==> flow/design.v (excerpt) <==
module day3_part2_top( clk, rst, rom_addr, rom_data, sum, done );
    input clk;
    input rst;
    output [13:0] rom_addr;
    input [7:0] rom_data;
    output [31:0] sum;
    output done;
    reg [13:0] addr;
    wire [7:0] rom_out;
    reg [63:0] sub_group1;
    reg [63:0] sub_group2;
    reg [63:0] sub_group3;
    reg [63:0] comparator;
    reg [7:0] value;
    reg [31:0] sum_triples;
    localparam READ_1 = 3'b000, READ_2 = 3'b001, READ_3 = 3'b010, COMPARE = 3'b011, GET_VAL = 3'b100, CHECK = 3'b101, DONE = 3'b110;
    reg [2:0] state;
    reg int_done;
    assign sum = sum_triples;
    assign done = int_done;
    assign rom_addr = addr;
    assign rom_out = rom_data;
    always @ (posedge clk)
    begin
    if (rst)
    begin
        addr <= 14'b0;
        sub_group1 <= 64'b0;
        sub_group2 <= 64'b0;
        sub_group3 <= 64'b0;
        comparator <= 64'b0;
        value <= 8'b0;
        sum_triples <= 32'b0;
        state <= READ_1;
        int_done <= 1'b0;
    end
    else
    case (state)
    READ_1:
    begin
  ...
Settings: LEC_CHECK=0, ABC_AREA=0, CAP_MARGIN=20, CORE_MARGIN=2, CORE_UTILIZATION=70, CTS_CLUSTER_DIAMETER=201, CTS_CLUSTER_SIZE=15, HOLD_SLACK_MARGIN=-0.09, PLACE_DENSITY_LB_ADDON=0.28, SLEW_MARGIN=20; clock period 1.83 ns.
run.sh (not shown) runs the stock make flow with config.mk's settings and CLKGATE_MAP_FILE=.
The starting point did not get past clock tree synthesis (4_1_cts).
Rerun with:
--- a/flow/config.mk
+++ b/flow/config.mk
@@ -11,5 +11,3 @@
-export CORE_UTILIZATION = 70
-export CTS_CLUSTER_DIAMETER = 201
-export CTS_CLUSTER_SIZE = 15
-export HOLD_SLACK_MARGIN = -0.09
-export PLACE_DENSITY_LB_ADDON = 0.28
+export CORE_UTILIZATION = 68
+export CTS_CLUSTER_DIAMETER = 203
+export CTS_CLUSTER_SIZE = 30
==> flow/constraint.sdc (replaced) <==
create_clock -name core_clock -period 1.87 [get_ports {clk}]
set_input_delay 0.3740 -clock core_clock [delete_from_list [all_inputs] [get_ports {clk}]]
set_output_delay 0.3740 -clock core_clock [all_outputs]
set_load 0.01 [all_outputs]
With this change the flow did not get past global routing (5_1_grt).
Synthesized area is unchanged.
Synthesized cell count does not change.
Die size grows by 2.9%.
Rerun with:
--- a/flow/config.mk
+++ b/flow/config.mk
@@ -8,6 +8,3 @@
-export ABC_AREA = 0
-export CAP_MARGIN = 20
-export CORE_MARGIN = 2
-export CORE_UTILIZATION = 68
-export CTS_CLUSTER_DIAMETER = 203
-export CTS_CLUSTER_SIZE = 30
+export CAP_MARGIN = 35
+export CORE_MARGIN = 9
+export CORE_UTILIZATION = 40
==> flow/constraint.sdc (replaced) <==
create_clock -name core_clock -period 4.0 [get_ports {clk}]
set_input_delay 0.8000 -clock core_clock [delete_from_list [all_inputs] [get_ports {clk}]]
set_output_delay 0.8000 -clock core_clock [all_outputs]
set_load 0.01 [all_outputs]
What happened: This time the run finished clean. Synthesized cell count stays the same. Synthesized area does not change. Die size grows by about 90%.


run 1:
The RTL this note starts from:
==> flow/design.v <==
`timescale 1ns / 1ps
module day3_part2_top( clk, rst, rom_addr, rom_data, sum, done );
    input clk;
    input rst;
    output [13:0] rom_addr;
    input [7:0] rom_data;
    output [31:0] sum;
    output done;
    reg [13:0] addr;
    wire [7:0] rom_out;
    reg [63:0] sub_group1;
    reg [63:0] sub_group2;
    reg [63:0] sub_group3;
    reg [63:0] comparator;
    reg [7:0] value;
    reg [31:0] sum_triples;
    localparam READ_1 = 3'b000, READ_2 = 3'b001, READ_3 = 3'b010, COMPARE = 3'b011, GET_VAL = 3'b100, CHECK = 3'b101, DONE = 3'b110;
    reg [2:0] state;
    reg int_done;
    assign sum = sum_triples;
    assign done = int_done;
    assign rom_addr = addr;
    assign rom_out = rom_data;
    always @ (posedge clk)
    begin
    if (rst)
    begin
        addr <= 14'b0;
        sub_group1 <= 64'b0;
        sub_group2 <= 64'b0;
        sub_group3 <= 64'b0;
        comparator <= 64'b0;
        value <= 8'b0;
        sum_triples <= 32'b0;
        state <= READ_1;
        int_done <= 1'b0;
    end
    else
    case (state)
    READ_1:
    begin
        addr <= addr + 1;
        if (rom_out == 8'b0)
            state <= READ_2;
        else
            sub_group1[rom_out] <= 1'b1;
    end
    READ_2:
    begin
        addr <= addr + 1;
        if (rom_out == 8'b0)
            state <= READ_3;
        else
            sub_group2[rom_out] <= 1'b1;
    end
    READ_3:
    begin
        addr <= addr + 1;
        if (rom_out == 8'b0)
            state <= COMPARE;
        else
            sub_group3[rom_out] <= 1'b1;
    end
    COMPARE:
    begin
        comparator <= sub_group1 & sub_group2 & sub_group3;
        if ((sub_group1 & sub_group2 & sub_group3) != 64'b0)
        begin
            value <= 8'b0;
            state <= GET_VAL;
        end
        else
        begin
            state <= CHECK;
        end
    end
    GET_VAL:
    begin
        comparator <= comparator >> 1;
        value <= value + 1;
        if (comparator == 1'b1)
        begin
            state <= CHECK;
            sum_triples <= sum_triples + value;
        end
    end
    CHECK:
    begin
        if (rom_out == 8'b0)
            state <= DONE;
        else
        begin
            state <= READ_1;
            sub_group1 <= 64'b0;
            sub_group2 <= 64'b0;
            sub_group3 <= 64'b0;
            comparator <= 64'b0;
        end
    end
    DONE:
    begin
        int_done <= 1'b1;
    end
    endcase
    end
endmodule
make LEC_CHECK=0 ABC_AREA=0 CAP_MARGIN=20 CORE_MARGIN=2 CORE_UTILIZATION=71 CTS_CLUSTER_DIAMETER=205 CTS_CLUSTER_SIZE=15 PLACE_DENSITY_LB_ADDON=0.28 SLEW_MARGIN=20 finish   # period 1.83 ns
Flow for run 1 halted at clock tree synthesis, error code DPL-0033.
The inputs of run 2 differ from those of run 1 as listed below.
- ABC_AREA no longer set, was 0
- CORE_UTILIZATION now 30, was 71
- CTS_CLUSTER_SIZE no longer set, was 15
- PLACE_DENSITY_LB_ADDON no longer set, was 0.28
- CTS_CLUSTER_DIAMETER no longer set, was 205
- the clock period (ns, I/O delays scaled along) now 3.29, was 1.83
Results
The final layout from run 2, which completed every stage, passed the timing, DRC and antenna checks at the end of the flow. NOTE final weighted congestion in routability-driven placement run 1->run 2 decreased by more than 10%. Reported for run 1 and run 2, area of the synthesized netlist per yosys stat turned out identical to the last digit. Run 2 vs run 1, chip height went up by 52%.
> inputs changed (run 2 -> run 3)
- CORE_MARGIN now 9, was 2
- CORE_UTILIZATION now 46, was 30
- ABC_AREA now 0, previously not set
- CAP_MARGIN now 0, was 20
- CORE_ASPECT_RATIO now 0.74, previously not set
- MIN_ROUTING_LAYER now met2, previously not set
- the clock period (ns, I/O delays scaled along) now 4.0, was 3.29
[summary]
In run 3 the post-placement cell count turned out 188 lower than in run 2.
Diff run 3 and run 2: final critical-path required period higher in run 3
Wire: run 3 routes more than run 2
diff inputs: run 3 => run 4
- setting GPL_TIMING_DRIVEN to 1 for the first time
- setting CTS_CLUSTER_SIZE to 58 for the first time
- changing MIN_ROUTING_LAYER from met2 to met1
- removing CORE_ASPECT_RATIO (formerly 0.74)
- setting GPL_ROUTABILITY_DRIVEN to 1 for the first time
- setting CELL_PAD_IN_SITES_GLOBAL_PLACEMENT to 0 for the first time
- setting CTS_CLUSTER_DIAMETER to 204 for the first time
- changing CORE_MARGIN from 9 to 2
- setting TNS_END_PERCENT to 65 for the first time
- changing CORE_UTILIZATION from 46 to 71
- setting PLACE_DENSITY_LB_ADDON to 0.29 for the first time
- changing CAP_MARGIN from 0 to 20
- changing SLEW_MARGIN from 20 to 40
- changing the clock period (ns, I/O delays scaled along) from 4.0 to 1.83
Findings:
In run 4, the buffers inserted during post-CTS setup optimization came out 26 above the value in run 3. Status: run 4 FAILED at global routing (tool error). Note that the post-detailed-placement half-perimeter wirelength recorded for run 3 amounts to 0.883 times the value seen in run 4. Tally of unique sky130hd cells used after synthesis: run 3 vs run 4 identical. The area of placed instances of run 4 exceeds that of run 3 by 1900 µm². The post-synthesis instance total of run 4 and that of run 3 are within noise of each other. Compared with run 3, run 4 shows row count that has gone down by a few percent. Diff run 3..run 4 | number of levels the H-tree was split into | unchanged. Run 4 ends up with a routability congestion estimate that is about 3% higher than in run 3. Run 4 ends up with lower die area than run 3 does. Run 4 — share of the core filled by cells before placement 25 points higher, run 3 as reference. Die span in y | run 4 below run 3.
Input-level comparison between run 5 and run 4:
- a change of CORE_UTILIZATION from 71 to 40
- a deleted CELL_PAD_IN_SITES_GLOBAL_PLACEMENT that had been 0
- a deleted CTS_CLUSTER_SIZE that had been 58
- a deleted TNS_END_PERCENT that had been 65
- a deleted CTS_CLUSTER_DIAMETER that had been 204
- a deleted GPL_ROUTABILITY_DRIVEN that had been 1
- a deleted PLACE_DENSITY_LB_ADDON that had been 0.29
- a deleted GPL_TIMING_DRIVEN that had been 1
- a deleted ABC_AREA that had been 0
- a change of SLEW_MARGIN from 40 to 20
- a deleted MIN_ROUTING_LAYER that had been met1
- a change of the clock period (ns, I/O delays scaled along) from 1.83 to 3.29
## What came out
What ended run 4 was a tool error in global routing; the run never finished. Run 5 finished every stage and its layout cleared the timing, DRC and antenna checks. Lower placed instance area goes to run 5 over run 4. When the final numbers for run 5 and run 4 were put side by side, the number of buffers created by CTS turned out to be smaller in run 4. Reported for run 5 and run 4, post-synthesis cell count turned out identical to the last digit. Number of placement rows: higher on run 5. Comparing run 4 against run 5, there is no change at all in Yosys chip area. Compared with run 4, in run 5 total die size increased by about 75% relative to the old numbers; setup slack after placement increased by 1.17 ns relative to the old numbers. On number of H-tree levels: run 5 sits above run 4. Delta (run 5 minus run 4): starting utilization of the core area dropped 31 points; vertical die dimension climbed 32%; adder-cell share of the synthesized area barely changed.
> inputs changed (run 5 -> run 6)
- an added GPL_ROUTABILITY_DRIVEN of 1
- a change of SLEW_MARGIN from 20 to 40
- an added CTS_CLUSTER_SIZE of 58
- an added CTS_CLUSTER_DIAMETER of 204
- an added ABC_AREA of 0
- an added PLACE_DENSITY_LB_ADDON of 0.29
- an added TNS_END_PERCENT of 65
- an added MIN_ROUTING_LAYER of met1
- an added CELL_PAD_IN_SITES_GLOBAL_PLACEMENT of 0
- an added GPL_TIMING_DRIVEN of 1
- a change of CORE_UTILIZATION from 40 to 72
- a change of the clock period (ns, I/O delays scaled along) from 3.29 to 1.83
### Flow results
- Run 6 got as far as clock tree synthesis, where a tool error ended the run.
- The die used by run 6 is smaller than the one used by run 5.
- The run showing the greater standard cell core area is run 5.
- Comparing run 5 against run 6, there is no change at all in chip area from the yosys synthesis statistics.
- Run 6 ends up with lower worst slack at placement than run 5 does.
- On run 6: starting utilization of the core area is 33 points higher than what run 5 gave.
- Die height for run 6: 25% down relative to run 5
- Reported for run 6 and run 5, netlist area before placement turned out identical to the last digit.
